## v26
## adc_processing
module adc_processing #(
    parameter int SCALING_FACTOR = 310866,
    parameter int SHIFT_FACTOR   = 19,
    parameter int NEGATIVE_FACTOR = 12
) (
    input  logic        clk,
    input  logic        reset,
    input  logic        ready,
    input  logic [15:0] data,
    output logic [15:0] ave_data,
    output logic [15:0] scaled_adc_data
);
    localparam int SCALING_FACTOR_WIDTH = $clog2(SCALING_FACTOR) + 1;
    localparam int INTERMEDIATE_WIDTH = 16 + SCALING_FACTOR_WIDTH;
    logic [INTERMEDIATE_WIDTH-1:0] scaled_adc_data_temp; 
    logic [15:0] scaled_adc_data_pipe;
    averager #(
        .power(8),  
        .N(16)      
    ) AVERAGER (
        .reset(reset),
        .clk(clk),
        .EN(ready),
        .Din(data),
        .Q(ave_data)
    );
    always_ff @(posedge clk) begin
        if (reset) begin
            scaled_adc_data <= 0;
            scaled_adc_data_temp <= 0;
            scaled_adc_data_pipe <= 0;
        end
        else if (ready) begin
            scaled_adc_data_temp <= ave_data * SCALING_FACTOR;             
            scaled_adc_data_pipe <= scaled_adc_data_temp >> SHIFT_FACTOR;  
            scaled_adc_data      <= scaled_adc_data_pipe - 12;             
        end                                                
    end                                                    
endmodule
clock: 10.7 ns
lec_check: 0
abc_area: 1
cap_margin: 20
cell_pad_in_sites_detail_placement: 2
cell_pad_in_sites_global_placement: 0
core_aspect_ratio: 0.75
core_margin: 2
core_utilization: 48
cts_cluster_diameter: 203
cts_cluster_size: 28
gpl_routability_driven: 1
hold_slack_margin: -0.06
max_routing_layer: met4
min_routing_layer: met2
place_density_lb_addon: 0.09
setup_slack_margin: -0.96
slew_margin: 10
tns_end_percent: 25
run.sh (not shown) runs the stock make flow with config.mk's settings and CLKGATE_MAP_FILE=.
For v26, the flow was terminated by a tool error in 5_1_grt and produced no final design.
Inputs modified between v26 and v48:
- CORE_ASPECT_RATIO no longer set, was 0.75
- ABC_AREA no longer set, was 1
- CTS_CLUSTER_SIZE no longer set, was 28
- MAX_ROUTING_LAYER no longer set, was met4
- CORE_UTILIZATION now 50, was 48
- TNS_END_PERCENT no longer set, was 25
- PLACE_DENSITY now 0.6, previously not set
- SLEW_MARGIN now 20, was 10
- CELL_PAD_IN_SITES_GLOBAL_PLACEMENT no longer set, was 0
- GPL_ROUTABILITY_DRIVEN no longer set, was 1
- PLACE_DENSITY_LB_ADDON no longer set, was 0.09
- MIN_ROUTING_LAYER no longer set, was met2
- HOLD_SLACK_MARGIN no longer set, was -0.06
- SETUP_SLACK_MARGIN no longer set, was -0.96
- CELL_PAD_IN_SITES_DETAIL_PLACEMENT no longer set, was 2
- CTS_CLUSTER_DIAMETER no longer set, was 203
- the clock period (ns, I/O delays scaled along) now 6.29, was 10.7
[summary]
In the summary table, v26 is marked failed, with error GRT-0116 raised in 5_1_grt.
v48 went all the way through the flow, and no timing, DRC or antenna check failed.
Diff v26 -> v48 | count of instantiated cells in the yosys netlist | decrease of about 26%
Number of placement rows (v26 / v48): 0.876
Side by side, instance count of the mapped netlist turned out lower in v48 than in v26.
v48 against v26; chip area from the yosys synthesis statistics is up slightly.
Average cell area after synthesis (v48 vs. v26) increases by more than a quarter
Changes in v34 relative to v48:
- ABC_AREA now 1, previously not set
- CTS_CLUSTER_SIZE now 15, previously not set
- CORE_UTILIZATION now 72, was 50
- PLACE_DENSITY no longer set, was 0.6
- the clock period (ns, I/O delays scaled along) now 4.73, was 6.29
- Of v48 and v34, just one finished clean: v48.
- Comparing post-route core utilization for v48 and v34, the smaller number came from v48.
- Looking at total global-route track usage across v48 and v34, the one that comes out higher is v34.
- Between v48 and v34, clock period minus worst slack decreased.
- In v34, number of cells produced by synthesis is higher than in v48.
- | reported net switching power | v34 vs v48 | worse |
- The endpoint of the most critical setup path comes out scaled_adc_data_temp[22] in one run and scaled_adc_data_temp[33] in the other, namely in v48 and v34 respectively.
- The width of the die in v34 is 0.831 times that in v48.
- Wire: v34 routes more than v48
- v48 -> v34: synthesized area decreased slightly

---

## P
adc_processing again, from the RTL that the note above started with.
==> flow/config.mk <==
export PLATFORM = sky130hd
export DESIGN_NAME = adc_processing
export DESIGN_NICKNAME = adc_processing
export VERILOG_FILES = /design/flow/design.v
export SDC_FILE = /design/flow/constraint.sdc
export NUM_CORES = 4
export LEC_CHECK = 0
export ABC_AREA = 1
export CAP_MARGIN = 20
export CORE_MARGIN = 2
export CORE_UTILIZATION = 72
export CTS_CLUSTER_SIZE = 15
export PLACE_DENSITY_LB_ADDON = 0.04
export SETUP_SLACK_MARGIN = 1.04
export SLEW_MARGIN = 20
==> flow/constraint.sdc <==
create_clock -name core_clock -period 3.49 [get_ports {clk}]
set_input_delay 0.6980 -clock core_clock [delete_from_list [all_inputs] [get_ports {clk}]]
set_output_delay 0.6980 -clock core_clock [all_outputs]
set_load 0.01 [all_outputs]
Every stage of P finished as expected; the final checks, on the other hand, flagged setup timing, which means the layout fails.
Relative to P, the following input files were edited for Q:
Settings: GPL_TIMING_DRIVEN: unset -> 0; PLACE_DENSITY_LB_ADDON: 0.04 -> unset; CTS_CLUSTER_SIZE: 15 -> unset; CORE_UTILIZATION: 72 -> 40; SETUP_SLACK_MARGIN: 1.04 -> unset; the clock period (ns, I/O delays scaled along): 3.49 -> 10.0.
Q reached the final stage; the timing, DRC and antenna checks on its layout passed.
When the final numbers for P and Q were put side by side, the routed metal-1 wire length turned out to be smaller in P.
In Q the pin count of the biggest net entering global routing turned out 237 lower than in P.
Cmp Q vs P: sequential share of cell area lower in Q
Of P and Q, P shows the lower sequential share of power, with Q above it.
Q vs. P: relative contribution of the clock network to total power went up; multi-input gate share of total cell area shows a reduction of 1.6 points.
Global-route usage delta for Q relative to P: 9.1 points lower
Re post-detailed-placement half-perimeter wirelength: Q is 46% up on P.
STATUS slack of the critical path: Q wins against P
#### Input delta (R over Q)
Settings: clearing GPL_TIMING_DRIVEN, which used to be 0; swapping 40 for 37 in CORE_UTILIZATION; putting PLACE_DENSITY at 0.6 where nothing was set; clearing ABC_AREA, which used to be 1; swapping 10.0 for 6.29 in the clock period (ns, I/O delays scaled along).
--- outcome ---
Wire length of the first global-routing pass, Q and R: larger value in Q
R against Q; count of instantiated cells in the yosys netlist is down by more than a quarter.
Run comparison: Q cell type of the slowest stage on the worst timing path sky130_fd_sc_hd__dfxtp_1; R cell type of the slowest stage on the worst timing path sky130_fd_sc_hd__fa_1
The met2 wire length in R is 0.70 times that in Q.
Going from Q to R, total power of the final layout rose 21 mW, die area rose about 9%, delay of the slowest cell on the worst path fell 0.43 ns.

---

Setup of run 1:
Starting RTL as in the previous note.
Settings: LEC_CHECK=0, CAP_MARGIN=20, CORE_MARGIN=2, CORE_UTILIZATION=72, CTS_CLUSTER_SIZE=13, SLEW_MARGIN=20; clock period 3.5 ns.
What the final checks of run 1 revealed, after a flow that finished every stage, was a layout that fails on setup timing.
Setup changes, run 1 to run 2
- setting PLACE_DENSITY to 0.94 for the first time
- setting ABC_AREA to 1 for the first time
- changing CAP_MARGIN from 20 to 40
- changing CTS_CLUSTER_SIZE from 13 to 15
- changing the clock period (ns, I/O delays scaled along) from 3.5 to 3.54
Notes after the runs:
- Diff run 1 -> run 2: clock power went up by about 5%; portion of the clock cycle consumed by the worst path in the final layout has decreased; part of the Yosys area used for sequential elements moved up; largest fanout on the critical path +1; synthesized area fell 0.80%.
- Across both runs, combinational power share was lower for run 2 than for run 1.
- AVERAGER.sum[13]$_SDFFE_PP0P_ as the launch point of the critical path was reported by run 2, and AVERAGER.sum[17]$_SDFFE_PP0P_ by run 1.
- Ran to the end and failed final checks on setup timing: run 2.
- Area fraction in full adders, half adders and majority gates: run 2 vs run 1 — no meaningful difference
What run 3 does differently from run 2 at the input level:
- PLACE_DENSITY no longer set, was 0.94
- SETUP_SLACK_MARGIN now -0.34, previously not set
### Flow results
- The final report for run 2 shows a completed flow and a layout that fails verification, specifically setup timing.
- From the logs: run 3 reached the end of the flow and failed the layout checks with setup timing.
- Lower CTS buffer count among run 2 and run 3: run 2
- | cell area after layout | run 3 vs run 2 | ≈ equal |
- Between run 3 and run 2, the post-placement cell count does not differ in any meaningful way.
- Switching power: run 3 vs run 2, no meaningful difference
- Re mean routed wirelength per cell: run 3 is about 10% down on run 2.
- Transition at the pin with the smallest max-transition slack was higher in the run labelled run 3.
- Vias after detailed routing, run 3 vs run 2: down by a few percent
> inputs changed (run 3 -> run 4)
- SETUP_SLACK_MARGIN now 0.93, was -0.34
- CAP_MARGIN now 20, was 40
- CORE_UTILIZATION now 68, was 72
- CTS_CLUSTER_SIZE now 13, was 15
- the clock period (ns, I/O delays scaled along) now 3.5, was 3.54
Completing all stages was not enough for run 3: its layout failed the final checks because of setup timing.
Run 4 had finished all stages when the layout checks came back failing, citing setup timing.
Run 4 vs. run 3: sequential standard cell area held steady; final critical path time including I/O delays and setup has increased; hold slack neither gained nor lost much; wire length -about 1%.
Summary of the comparison: power per cell area is lower in run 4, relative to run 3.
Delta (run 4 minus run 3): final instance area stayed essentially flat; maximum frequency saw a decrease; share of total power in combinational logic lost 0.6 points.
--- input diff run 4..run 5 ---
- CTS_CLUSTER_SIZE: 13 -> 15
- SETUP_SLACK_MARGIN: 0.93 -> -0.38
- CAP_MARGIN: 20 -> 0
- CORE_UTILIZATION: 68 -> 72
- the clock period (ns, I/O delays scaled along): 3.5 -> 3.71
--- outcome ---
- Not one of run 5 and run 4 finished clean.
- Run 5 had finished all stages when the layout checks came back failing, citing setup timing.
- In the flow results for run 5 and run 4, the post-CTS setup-driven buffer insertion count is smaller on run 5.
- Overall chip area ends up higher on run 4.
- Count of non-filler cells in the finished layout was higher in run 4 than in run 5.
- Clock power delta for run 5 relative to run 4: about 3% lower
- The wire length of the first global-routing pass of run 5 was inferior to that of run 4.
- Setup WNS run 4 -> run 5: better
- Per the comparison of run 5 with run 4, total clock buffers created by CTS now sits lower; data required time of the critical path now sits higher; number of clock buffer instances in the layout now sits lower; largest stage delay on the critical path now sits at about the same level.
- Launching element of the worst setup path: AVERAGER.sum[13]$_SDFFE_PP0P_ -> run 4, AVERAGER.sum[12]$_SDFFE_PP0P_ -> run 5
Input changes introduced in run 6 (baseline for comparison: run 5):
- an added PLACE_DENSITY_LB_ADDON of 0.0
- a deleted CTS_CLUSTER_SIZE that had been 15
- a change of SETUP_SLACK_MARGIN from -0.38 to 1.3
- a change of CAP_MARGIN from 0 to 20
- a deleted ABC_AREA that had been 1
- a change of the clock period (ns, I/O delays scaled along) from 3.71 to 4.43
[summary]
- Run 6 finished all stages; however, its layout fails the closing checks, the failures being setup timing.
- For the sequential share of layout area, run 6 came in 0.57 points lower than run 5 did.
- The area fraction in xor and xnor cells of run 6 and that of run 5 are within noise of each other.
- Relative to run 5, register area share after synthesis decreased by 0.44 points in run 6.

---

adc_processing again, from the RTL that the note above started with.
Settings: LEC_CHECK=0, CAP_MARGIN=20, CORE_ASPECT_RATIO=0.75, CORE_MARGIN=2, CORE_UTILIZATION=68, CTS_CLUSTER_DIAMETER=202, CTS_CLUSTER_SIZE=15, GPL_ROUTABILITY_DRIVEN=0, SETUP_SLACK_MARGIN=0.5, SLEW_MARGIN=25; clock period 3.38 ns.
The first run completed and failed the layout checks on setup timing.
Change:
ABC_AREA = 0   (was not set)
CORE_ASPECT_RATIO = 1.17   (was 0.75)
CORE_UTILIZATION = 72   (was 68)
CTS_CLUSTER_DIAMETER = not set   (was 202)
CTS_CLUSTER_SIZE = 41   (was 15)
PLACE_DENSITY_LB_ADDON = 0.0   (was not set)
SETUP_SLACK_MARGIN = 1.12   (was 0.5)
clock period = 3.84 ns   (was 3.38 ns; I/O delays follow)
- The changed run finished but failed the layout checks on setup timing
- design area is higher by 2.3%
- hold slack loses 0.16 ns
- final cell count grows by 0.59%
- critical path depth stays the same
- area after synthesis does not change
- global-route usage went up by 1.5 points
- sequential cell count does not change
Change:
ABC_AREA = not set   (was 0)
CORE_ASPECT_RATIO = not set   (was 1.17)
CORE_UTILIZATION = 50   (was 72)
CTS_CLUSTER_SIZE = not set   (was 41)
GPL_ROUTABILITY_DRIVEN = not set   (was 0)
PLACE_DENSITY = 0.6   (was not set)
PLACE_DENSITY_LB_ADDON = not set   (was 0.0)
SETUP_SLACK_MARGIN = 0.73   (was 1.12)
SLEW_MARGIN = 20   (was 25)
clock period = 6.29 ns   (was 3.84 ns; I/O delays follow)
This time the run ran to the end with no violations.
Total power went down by about 40%.
Die size came out higher by 44%.
Final area stays flat.
Change:
ABC_AREA = 1   (was not set)
CORE_UTILIZATION = 72   (was 50)
CTS_CLUSTER_SIZE = 14   (was not set)
PLACE_DENSITY = not set   (was 0.6)
PLACE_DENSITY_LB_ADDON = 0.03   (was not set)
SETUP_SLACK_MARGIN = 1.2   (was 0.73)
clock period = 4.8 ns   (was 6.29 ns; I/O delays follow)
What happened:
- The new run completed, yet does not pass: setup timing
- final cell count goes up by 18%
- setup slack loses 0.81 ns
- first-iteration DRC count goes up by 110%
- core utilization goes up by 23 points
- via count goes up by about 27%
- non-clock buffer count goes up by 73
- total power goes up by about 40%
- clock-buffer cell count goes down by 44
- die area goes down by 31%
- sequential cell count stays the same
- synthesized area goes down by 0.80%
Change:
CTS_CLUSTER_DIAMETER = 69   (was not set)
PLACE_DENSITY_LB_ADDON = 0.14   (was 0.03)
clock period = 4.16 ns   (was 4.8 ns; I/O delays follow)
After rerunning:
- The new run reached the layout checks and failed them: setup timing
- routed wire length went up by 1.5%
- synthesized area is unchanged
- sequential power increases by 15%
- clock power decreases by 8.7%
- die area is unchanged
- combinational power climbs by 15%
- design area drops by 2.0%
- worst setup slack loses 0.71 ns
- sequential share of layout area is higher by 1.1 points
- global-route usage goes up by 0.24 points

---

Starting RTL as in the previous note.
## adc_processing
module adc_processing #(
    parameter int SCALING_FACTOR = 310866,
    parameter int SHIFT_FACTOR   = 19,
    parameter int NEGATIVE_FACTOR = 12
) (
    input  logic        clk,
    input  logic        reset,
    input  logic        ready,
    input  logic [15:0] data,
    output logic [15:0] ave_data,
    output logic [15:0] scaled_adc_data
);
Settings: LEC_CHECK=0, CAP_MARGIN=20, CORE_ASPECT_RATIO=0.75, CORE_MARGIN=2, CORE_UTILIZATION=71, CTS_CLUSTER_DIAMETER=198, CTS_CLUSTER_SIZE=15, GPL_ROUTABILITY_DRIVEN=0, SETUP_SLACK_MARGIN=0.5, SLEW_MARGIN=25; clock period 3.38 ns.
The first run finished but fails on setup timing.
Next try:
Settings changed: ABC_AREA set to 1, CORE_ASPECT_RATIO 0.75 to 1.17, CTS_CLUSTER_DIAMETER 198 to unset, CTS_CLUSTER_SIZE 15 to 41, PLACE_DENSITY_LB_ADDON set to 0.11, SETUP_SLACK_MARGIN 0.5 to 1.12.
Clock period 3.38 ns to 3.84 ns, I/O delays scaled along.
The new run finished with setup timing left.
Area after synthesis went down slightly.
Worst hold slack is better by 84 ps.
Via count went up by a quarter to a third.
Routed wire length went up by about a fifth.

---

## v10
Starting RTL as in the previous note.
Design adc_processing, start of the top module:
module adc_processing #(
    parameter int SCALING_FACTOR = 310866,
    parameter int SHIFT_FACTOR   = 19,
    parameter int NEGATIVE_FACTOR = 12
) (
    input  logic        clk,
    input  logic        reset,
    input  logic        ready,
    input  logic [15:0] data,
    output logic [15:0] ave_data,
    output logic [15:0] scaled_adc_data
);
clock: 5.93 ns
lec_check: 0
abc_area: 0
cap_margin: 20
cell_pad_in_sites_detail_placement: 2
core_margin: 5
core_utilization: 40
gpl_timing_driven: 1
hold_slack_margin: 0.01
slew_margin: 20
Relative to v10, the following input files were edited for v35:
Settings: setting CTS_CLUSTER_DIAMETER to 179 for the first time; setting MIN_ROUTING_LAYER to met2 for the first time; setting TNS_END_PERCENT to 30 for the first time; changing CELL_PAD_IN_SITES_DETAIL_PLACEMENT from 2 to 1; removing HOLD_SLACK_MARGIN (formerly 0.01).
[summary]
v10 and v35 ended up with roughly the same switching share of power. Per the comparison of v35 with v10, power dissipated by switching net loads went down; maximum vdd drop went down; core utilization shows no meaningful change; flip-flop count stayed essentially flat. Changes observed in v35 relative to v10: final critical delay including setup and external delays decreased by 0.0075 ns relative to the old numbers, non-clock buffer count increased by about 28% relative to the old numbers, final hold slack dropped 0.017 ns, pre-CTS setup slack went down.
What v25 does differently from v35 at the input level:
Settings: MIN_ROUTING_LAYER no longer set, was met2; CTS_CLUSTER_DIAMETER no longer set, was 179; CORE_MARGIN now 2, was 5; CELL_PAD_IN_SITES_DETAIL_PLACEMENT no longer set, was 1; TNS_END_PERCENT no longer set, was 30; SETUP_SLACK_MARGIN now 1.1, previously not set; ABC_AREA now 1, was 0; GPL_TIMING_DRIVEN no longer set, was 1; CORE_UTILIZATION now 72, was 40; CTS_CLUSTER_SIZE now 15, previously not set; PLACE_DENSITY_LB_ADDON now 0.04, previously not set; the clock period (ns, I/O delays scaled along) now 3.85, was 5.93.
--- outcome ---
Every stage of v25 finished as expected; the final checks, on the other hand, flagged negative setup slack, which means the layout fails.
Share of the core filled with cells in the final layout: v25 > v35
Delta (v25 minus v35): clock group total power picked up an extra 44%, worst slack at placement lost 1.08 ns, register area share after synthesis picked up an extra 0.44 points, sequential fraction of design power picked up an extra 0.2 points.
The last element of the critical path comes out scaled_adc_data_temp[33]$_SDFFE_PP0P_ in one run and scaled_adc_data_temp[23]$_SDFFE_PP0P_ in the other, namely in v35 and v25 respectively.
No activity file was given, so power comes from the tool's default toggle rates.
